==> flow/design.v <==
module top(
    input logic clk,         
    input logic rst,         
    output logic RGB_R,      
    output logic RGB_G,      
    output logic RGB_B       
);
    localparam CLK_FREQ = 12_000_000;  
    localparam PWM_RESOLUTION = 8;   
    localparam PWM_MAX = (1 << PWM_RESOLUTION) - 1;   
    localparam PWM_CYCLES = 256;   
    localparam DEGREES_MAX = 360;
    localparam CYCLES_PER_DEGREE = CLK_FREQ / DEGREES_MAX;   
    typedef enum logic [1:0] {
        STATE_PWM_COUNT,
        STATE_DEGREE_COUNT,
        STATE_HSV_CALC,
        STATE_PWM_OUTPUT
    } state_t;
    logic [PWM_RESOLUTION-1:0] pwm_counter;
    logic [PWM_RESOLUTION-1:0] red_pwm_value, green_pwm_value, blue_pwm_value;
    logic [31:0] degree_counter;
    logic [8:0] current_degree;
    state_t current_state;
    state_t next_state;
    always_ff @(posedge clk) begin
        if (rst) current_state <= STATE_PWM_COUNT;
        else current_state <= next_state;
    end
    always_comb begin  
        case (current_state)
            STATE_PWM_COUNT: begin
                if (degree_counter == CYCLES_PER_DEGREE - 1) begin
                    next_state = STATE_DEGREE_COUNT;
                end else begin
                    next_state = STATE_PWM_COUNT;
                end
            end
            STATE_DEGREE_COUNT: begin
                next_state = STATE_HSV_CALC;
            end
            STATE_HSV_CALC: begin
                next_state = STATE_PWM_OUTPUT;
            end
            STATE_PWM_OUTPUT: begin
                next_state = STATE_PWM_COUNT;
            end
            default: begin
                next_state = STATE_PWM_COUNT;
            end
        endcase
    end
    always_ff @(posedge clk) begin
        if (rst) begin
            pwm_counter <= 0;
            degree_counter <= 0;
            current_degree <= 0;
            red_pwm_value <= 0;
            green_pwm_value <= 0;
            blue_pwm_value <= 0;
        end else
        case (current_state)
            STATE_PWM_COUNT: begin
                pwm_counter <= pwm_counter + 1;                
                if (degree_counter == CYCLES_PER_DEGREE - 1) begin
                    degree_counter <= 0;
                end else begin
                    degree_counter <= degree_counter + 1;
                end
            end
            STATE_DEGREE_COUNT: begin
                if (current_degree == DEGREES_MAX - 1) begin
                    current_degree <= 0;
                end else begin
                    current_degree <= current_degree + 1;
                end
            end
            STATE_HSV_CALC: begin
                if (current_degree < 60) begin
                    red_pwm_value <= PWM_MAX;
                end else if (current_degree < 120) begin
                    red_pwm_value <= PWM_MAX - ((current_degree - 60) * PWM_MAX / 60);
                end else if (current_degree < 240) begin
                    red_pwm_value <= 0;
                end else if (current_degree < 300) begin
                    red_pwm_value <= (current_degree - 240) * PWM_MAX / 60;
                end else begin
                    red_pwm_value <= PWM_MAX;
                end
                if (current_degree < 60) begin
                    green_pwm_value <= current_degree * PWM_MAX / 60;
                end else if (current_degree < 180) begin
                    green_pwm_value <= PWM_MAX;
                end else if (current_degree < 240) begin
                    green_pwm_value <= PWM_MAX - ((current_degree - 180) * PWM_MAX / 60);
                end else begin
                    green_pwm_value <= 0;
                end
                if (current_degree < 120) begin
                    blue_pwm_value <= 0;
                end else if (current_degree < 180) begin
                    blue_pwm_value <= (current_degree - 120) * PWM_MAX / 60;
                end else if (current_degree < 300) begin
                    blue_pwm_value <= PWM_MAX;
                end else begin
                    blue_pwm_value <= PWM_MAX - ((current_degree - 300) * PWM_MAX / 60);
                end
            end
            STATE_PWM_OUTPUT: begin
            end
        endcase
    end
    assign RGB_R = (pwm_counter > red_pwm_value) ? 1'b1 : 1'b0;
    assign RGB_G = (pwm_counter > green_pwm_value) ? 1'b1 : 1'b0;
    assign RGB_B = (pwm_counter > blue_pwm_value) ? 1'b1 : 1'b0;
endmodule
export LEC_CHECK = 0
export ABC_AREA = 0
export CAP_MARGIN = 40
export CELL_PAD_IN_SITES_DETAIL_PLACEMENT = 2
export CORE_MARGIN = 2
export CORE_UTILIZATION = 26
export GPL_ROUTABILITY_DRIVEN = 0
export HOLD_SLACK_MARGIN = 0.07
export MAX_ROUTING_LAYER = met5
export MIN_ROUTING_LAYER = met2
export PLACE_DENSITY = 0.62
export SETUP_SLACK_MARGIN = -0.95
export SLEW_MARGIN = 20
export TNS_END_PERCENT = 80
create_clock -name core_clock -period 10.2 [get_ports {clk}]
run.sh (not shown) runs the stock make flow with config.mk's settings and CLKGATE_MAP_FILE=.
The starting point stopped in 5_1_grt (GRT-0116).
Then changed:
ABC_AREA = 1   (was 0)
CELL_PAD_IN_SITES_DETAIL_PLACEMENT = 0   (was 2)
CORE_UTILIZATION = 58   (was 26)
GPL_ROUTABILITY_DRIVEN = unset   (was 0)
HOLD_SLACK_MARGIN = unset   (was 0.07)
MIN_ROUTING_LAYER = met1   (was met2)
SETUP_SLACK_MARGIN = unset   (was -0.95)
TNS_END_PERCENT = unset   (was 80)
clock period = 7.38 ns   (was 10.2 ns; I/O delays follow)
With this change the flow finished but failed the layout checks on setup timing.
Die size decreases by 55%.
Synthesized area decreases by 0.65%.
Synthesized cell count came out higher by 14%.
Then changed:
ABC_AREA = unset   (was 1)
CAP_MARGIN = 20   (was 40)
CELL_PAD_IN_SITES_DETAIL_PLACEMENT = unset   (was 0)
CORE_UTILIZATION = 40   (was 58)
MAX_ROUTING_LAYER = unset   (was met5)
MIN_ROUTING_LAYER = unset   (was met1)
PLACE_DENSITY = unset   (was 0.62)
clock period = 14.0 ns   (was 7.38 ns; I/O delays follow)
After rerunning: With this change the flow finished clean; worst setup slack improves by 4000 ps; via count falls by about a fifth; cell count falls by about a fifth; sequential share of layout area rises by 1.6 points; synthesized area rises slightly; cell area falls by a quarter to a third; power falls by well over a third; clock skew falls by 6.0 ps.
Then changed:
CORE_UTILIZATION = 72   (was 40)
PLACE_DENSITY = 0.39   (was unset)
SETUP_SLACK_MARGIN = 2.36   (was unset)
clock period = 10.6 ns   (was 14.0 ns; I/O delays follow)
Now the flow aborted during 5_1_grt.
Area after synthesis is unchanged.
Synthesized cell count is unchanged.
Die size came out lower by well over a third.
Then changed:
CTS_CLUSTER_DIAMETER = 363   (was unset)
PLACE_DENSITY = unset   (was 0.39)
PLACE_DENSITY_LB_ADDON = 0.0   (was unset)
SETUP_SLACK_MARGIN = unset   (was 2.36)
TNS_END_PERCENT = 5   (was unset)
clock period = 10.8 ns   (was 10.6 ns; I/O delays follow)
Outcome: With this change the flow produced a layout that fails on setup timing; die size stays the same; synthesized cell count does not change; synthesized area does not change.

========
Starts from the design.v that is shown in full above.
clock: 11.0 ns
lec_check: 0
cap_margin: 20
core_margin: 2
core_utilization: 72
cts_cluster_size: 10
setup_slack_margin: -0.39
slew_margin: 20
The first run finished with negative setup slack left.
Next try:
Settings changed: CTS_CLUSTER_DIAMETER set to 400, PLACE_DENSITY_LB_ADDON set to 0.05.
The new run completed and failed the layout checks on negative setup slack.
Via count increases by a few percent.
Final cell count increases slightly.
Critical path depth decreases by 1.
Clock skew barely changes.
Final area increases by a few percent.
Total power decreases slightly.
Setup slack gets worse by 0.11 ns.
Synthesized area does not change.
Die size does not change.
Clock power decreases by a few percent.
Worst hold slack gets worse by 0.046 ns.
Next try:
Settings changed: CORE_UTILIZATION 72 to 40, CTS_CLUSTER_DIAMETER 400 to unset, CTS_CLUSTER_SIZE 10 to unset, PLACE_DENSITY_LB_ADDON 0.05 to unset, SETUP_SLACK_MARGIN -0.39 to unset.
Clock period 11.0 ns to 13.3 ns, I/O delays scaled along.
With this change the flow ran to the end with no violations.
Cell area fell by 7.2%.
Maximum frequency shrinks by 9.6%.
Clock power came out lower by 17%.
Next try:
Settings changed: CORE_UTILIZATION 40 to 65, PLACE_DENSITY set to 0.35.
Clock period 13.3 ns to 5.07 ns, I/O delays scaled along.
The new run stopped in global routing (5_1_grt).
Synthesized area does not change.
Synthesized cell count stays the same.
Die size came out lower by 38%.
Next try:
Settings changed: ABC_AREA set to 0, CORE_ASPECT_RATIO set to 0.72, CORE_UTILIZATION 65 to 72, CTS_CLUSTER_DIAMETER set to 398, CTS_CLUSTER_SIZE set to 98, PLACE_DENSITY 0.35 to 0.4, SETUP_SLACK_MARGIN set to 1.49.
Result:
- The changed run stopped in clock tree synthesis (4_1_cts) (DPL-0038)
- synthesized cell count does not change
- die area decreases by roughly a tenth
- synthesized area is unchanged
Next try:
Settings changed: ABC_AREA 0 to unset, CORE_ASPECT_RATIO 0.72 to unset, CTS_CLUSTER_DIAMETER 398 to unset, CTS_CLUSTER_SIZE 98 to unset, PLACE_DENSITY 0.4 to unset, PLACE_DENSITY_LB_ADDON set to 0.0, SETUP_SLACK_MARGIN 1.49 to unset.
Clock period 5.07 ns to 11.0 ns, I/O delays scaled along.
With this change the flow finished but fails on negative setup slack.
Synthesized cell count is unchanged.
Synthesized area is unchanged.
Die area barely changes.

========
run 1:
RTL: the design.v shown in full above, as it stands there.
clock: 10.2 ns
lec_check: 0
abc_area: 0
cap_margin: 40
cell_pad_in_sites_detail_placement: 0
core_aspect_ratio: 0.5
core_margin: 2
core_utilization: 59
cts_cluster_diameter: 188
cts_cluster_size: 91
gpl_timing_driven: 0
max_routing_layer: met5
min_routing_layer: met1
place_density: 0.62
slew_margin: 0
tns_end_percent: 10
From the logs: run 1 reached the end of the flow and failed the layout checks with negative setup slack.
Here is what was changed in the inputs of run 2 compared with run 1.
# run 1
export LEC_CHECK = 0
export ABC_AREA = 0
export CAP_MARGIN = 40
export CELL_PAD_IN_SITES_DETAIL_PLACEMENT = 0
export CORE_ASPECT_RATIO = 0.5
export CORE_MARGIN = 2
export CORE_UTILIZATION = 59
export CTS_CLUSTER_DIAMETER = 188
export CTS_CLUSTER_SIZE = 91
export GPL_TIMING_DRIVEN = 0
export MAX_ROUTING_LAYER = met5
export MIN_ROUTING_LAYER = met1
export PLACE_DENSITY = 0.62
export SLEW_MARGIN = 0
export TNS_END_PERCENT = 10
create_clock -name core_clock -period 10.2 [get_ports {clk}]
# run 2
export LEC_CHECK = 0
export ABC_AREA = 1
export CAP_MARGIN = 10
export CELL_PAD_IN_SITES_DETAIL_PLACEMENT = 0
export CORE_ASPECT_RATIO = 0.5
export CORE_MARGIN = 2
export CORE_UTILIZATION = 59
export CTS_CLUSTER_DIAMETER = 188
export CTS_CLUSTER_SIZE = 91
export GPL_TIMING_DRIVEN = 0
export MAX_ROUTING_LAYER = met5
export MIN_ROUTING_LAYER = met1
export PLACE_DENSITY = 0.62
export SETUP_SLACK_MARGIN = 2.86
export SLEW_MARGIN = 0
export TNS_END_PERCENT = 10
create_clock -name core_clock -period 10.2 [get_ports {clk}]
### Flow results
- No crash in run 2: every stage finished, but the layout fails its final checks due to negative setup slack.
- Run 1: flow complete, layout not clean; failing: negative setup slack
- Higher overall fraction of global-route tracks in use was reported by run 1, not run 2.
- In the metrics for run 1 and run 2, the one carrying the higher total power is run 2.
- In the tables for run 1 and run 2, starting DRC count in detailed routing reads lower with run 2.
- On HPWL reported at the end of detailed placement, the lower figure sits with run 2, not run 1.
- Taking run 1 as the reference, in run 2 die size now sits lower, diode insertion count for antenna repair shrank by 1.
Here is what was changed in the inputs of run 3 compared with run 2.
# run 2
export LEC_CHECK = 0
export ABC_AREA = 1
export CAP_MARGIN = 10
export CELL_PAD_IN_SITES_DETAIL_PLACEMENT = 0
export CORE_ASPECT_RATIO = 0.5
export CORE_MARGIN = 2
export CORE_UTILIZATION = 59
export CTS_CLUSTER_DIAMETER = 188
export CTS_CLUSTER_SIZE = 91
export GPL_TIMING_DRIVEN = 0
export MAX_ROUTING_LAYER = met5
export MIN_ROUTING_LAYER = met1
export PLACE_DENSITY = 0.62
export SETUP_SLACK_MARGIN = 2.86
export SLEW_MARGIN = 0
export TNS_END_PERCENT = 10
create_clock -name core_clock -period 10.2 [get_ports {clk}]
# run 3
export LEC_CHECK = 0
export ABC_AREA = 0
export CAP_MARGIN = 40
export CELL_PAD_IN_SITES_DETAIL_PLACEMENT = 0
export CORE_ASPECT_RATIO = 1.06
export CORE_MARGIN = 2
export CORE_UTILIZATION = 72
export MAX_ROUTING_LAYER = met5
export MIN_ROUTING_LAYER = met1
export PLACE_DENSITY = 0.37
export SLEW_MARGIN = 20
create_clock -name core_clock -period 4.29 [get_ports {clk}]
Notes after the runs:
STATUS run=run 2 STAGES=ALL_DONE FINAL_CHECKS=FAILED CAUSE=negative setup slack
Run 3 | ERROR | detailed placement (3_5_place_dp)
Higher combined area of all synthesized cells among run 2 and run 3: run 3
From run 2 to run 3 the numbers moved as follows: cell count listed in synth_stat.txt shrank by about 12%, die size shrank by about 17%.
Edits applied to the flow inputs when going from run 3 to run 4:
# run 3
export LEC_CHECK = 0
export ABC_AREA = 0
export CAP_MARGIN = 40
export CELL_PAD_IN_SITES_DETAIL_PLACEMENT = 0
export CORE_ASPECT_RATIO = 1.06
export CORE_MARGIN = 2
export CORE_UTILIZATION = 72
export MAX_ROUTING_LAYER = met5
export MIN_ROUTING_LAYER = met1
export PLACE_DENSITY = 0.37
export SLEW_MARGIN = 20
create_clock -name core_clock -period 4.29 [get_ports {clk}]
# run 4
export LEC_CHECK = 0
export ABC_AREA = 1
export CAP_MARGIN = 40
export CELL_PAD_IN_SITES_DETAIL_PLACEMENT = 0
export CORE_ASPECT_RATIO = 1.06
export CORE_MARGIN = 2
export CORE_UTILIZATION = 70
export MAX_ROUTING_LAYER = met5
export MIN_ROUTING_LAYER = met1
export PLACE_DENSITY_LB_ADDON = 0.01
export SLEW_MARGIN = 20
create_clock -name core_clock -period 4.29 [get_ports {clk}]
--- outcome ---
In the summary table, run 4 is marked failed, with error GRT-0116 raised in global routing (5_1_grt).
Compare run 3 and run 4 | vertical die dimension higher: run 4
Min mux contribution to synthesized area across run 3 and run 4: run 4
Run 4 against run 3: synthesized instance count grew by about 14%; average cell area after synthesis shrank by 13%; Yosys chip area shrank by 0.65%; proportion of synthesized chip area in sequential cells held steady.
Compared with run 3, in run 4 netlist area before placement down about 0.65%, placer's final routability congestion estimate -14%, post-synthesis share of cell area spent on and, or, nand and nor gates up 9.5 points, net count after synthesis saw an increase, adder-cell area share of the yosys netlist moved up.
Power figures rest on the tool's default switching activity, not on a simulated workload.
